## run 1
// vedic_mult8_reg
module vedic_mult8_reg (
  input  wire        clk,
  input  wire [7:0]  a,
  input  wire [7:0]  b,
  output reg  [15:0] p
);
For scale: roughly 350 cells after synthesis, roughly 32 flip-flops, about 33 I/O pins, about 3200 um2 of cells after synthesis.
export LEC_CHECK = 0
export CAP_MARGIN = 35
export CORE_MARGIN = 2
export CORE_UTILIZATION = 68
export CTS_CLUSTER_DIAMETER = 85
export GPL_ROUTABILITY_DRIVEN = 1
export GPL_TIMING_DRIVEN = 1
export HOLD_SLACK_MARGIN = -0.06
export SETUP_SLACK_MARGIN = -0.09
export SLEW_MARGIN = 20
create_clock -name core_clock -period 4.68 [get_ports {clk}]
run.sh (not shown) runs the stock make flow with config.mk's settings and CLKGATE_MAP_FILE=.
Run 1 ran in full, but the layout does not pass; the checks complain about setup timing.
Inputs modified between run 1 and run 2:
Settings: a deleted CTS_CLUSTER_DIAMETER that had been 85; a change of CORE_UTILIZATION from 68 to 64; a deleted GPL_TIMING_DRIVEN that had been 1; a deleted GPL_ROUTABILITY_DRIVEN that had been 1; a change of CAP_MARGIN from 35 to 20; a deleted SETUP_SLACK_MARGIN that had been -0.09; a deleted HOLD_SLACK_MARGIN that had been -0.06; a change of the clock period (ns, I/O delays scaled along) from 4.68 to 3.44.
[summary]
Run 2 got as far as 5_1_grt, where a tool error ended the run.
Diff run 1 -> run 2: horizontal extent of the die picked up an extra 2.9%; fraction of registers with async set or reset after synthesis neither gained nor lost much.
Run 2 vs run 1: number of buffers inserted to repair setup after CTS down
From run 1 to run 2, count of hold buffers inserted by post-cts repair did not move at all.
Run 2 vs. run 1: synthesized cell count shows no meaningful change; number of resized instances in the post-cts repair step has decreased; starting utilization of the core area now sits lower; total instance count after detailed placement went up.
NOTE global placer's final weighted congestion run 1->run 2 decreased by a few percent
In the tables for run 2 and run 1, post-detailed-placement cell area reads higher with run 2.
Edits applied to the flow inputs when going from run 2 to run 3:
Settings: CAP_MARGIN now 5, was 20; CTS_CLUSTER_SIZE now 15, previously not set; CORE_UTILIZATION now 72, was 64; the clock period (ns, I/O delays scaled along) now 2.87, was 3.44.
### Flow results
- As far as area share of xor/xnor cells in the synthesized design goes, run 3 and run 2 are indistinguishable; the numbers are identical.
- Flop and latch count out of synthesis: run 3 vs run 2 identical
- Run 3 | ERROR | 3_5_place_dp
- Area fraction in full adders, half adders and majority gates: run 2 vs run 3 identical
- On area fraction in compound gates after synthesis, run 2 and run 3 are neck and neck.
- Run 3 ended with less die size than run 2.
> inputs changed (run 3 -> run 4)
Settings: CTS_CLUSTER_DIAMETER newly set to 371; CTS_CLUSTER_SIZE changed from 15 to 98; ABC_AREA newly set to 1; CAP_MARGIN changed from 5 to 20; the clock period (ns, I/O delays scaled along) changed from 2.87 to 5.01.
### Flow results
- Run 4: done, clean on timing, DRC and antenna
- Going from run 3 to run 4, synthesized area divided by synthesized cell count fell 1.8 um2; post-synthesis share of cell area spent on and-or and or-and gates fell 5.4 points.
- Run 4 against run 3: xor-xnor portion of the synthesized cell area down 0.89 points, area after synthesis up about 6%, area enclosed by the die boundary up about 5.5%, tally of unique sky130hd cells used after synthesis down 9, area figure in the yosys stat output up about 6%.
- Placer congestion estimate shrinks by a few percent when moving from run 3 to run 4.
- Run 4 against run 3; synthesized cell count is up by more than a quarter.
- The final reports for run 4 and run 3 show chip height higher in the former.
The following lists how run 5 was set up differently from run 4:
Settings: ABC_AREA no longer set, was 1; CORE_UTILIZATION now 21, was 72; CTS_CLUSTER_DIAMETER no longer set, was 371; CTS_CLUSTER_SIZE no longer set, was 98; the clock period (ns, I/O delays scaled along) now 4.95, was 5.01.
### Flow results
- Run 5: flow complete, layout not clean; failing: setup timing
- Run 5 vs. run 4: number of global-route vias before repair went down by 284.
- Delta (run 5 minus run 4): synthesized chip area reported by yosys lost 5.5%, global-route usage down 20 points, global-route met3 utilization went down by 3.7 points, vertical extent of the die went up, cell resize tally after clock tree synthesis higher.
- Between run 5 and run 4, it is run 5 whose worst setup slack is lower, by 0.16 ns.
- Run 5 ends up with a first-pass GRT wire length that is 90 um lower than in run 4.
- Between run 4 and run 5, final design instance area without fill is lower for run 4, run 5 comes in above that.
#### Input delta (run 6 over run 5)
Settings: a change of CORE_UTILIZATION from 21 to 40; a change of the clock period (ns, I/O delays scaled along) from 4.95 to 5.1.
==> results <==
- Run 6 completed every stage of the flow, and the final layout passed the timing, design-rule and antenna checks.
- Run 6 — vertical die dimension about 27% lower, run 5 as reference
- [run 6 vs run 5] number of nets in the layout: lower in run 6
- The lower critical path depth in cells came out of run 6.
- Run 6 reports its worst setup path startpoint as b_q[0] while run 5 reports b_q[1].
- Re I/O pin count: no difference whatsoever between run 6 and run 5.
- The run with more routed wire is run 5, not run 6.
- Looking at area of the multi-input gates, run 6 sits about 3.8% lower than run 5 does.
- Total of clock buffers placed in the layout sits lower in run 6 than in run 5.
- From run 5 to run 6 the numbers moved as follows: final area -about 7%, overall power consumption fell by 13%.
Power is estimated from default activity; no workload was simulated.
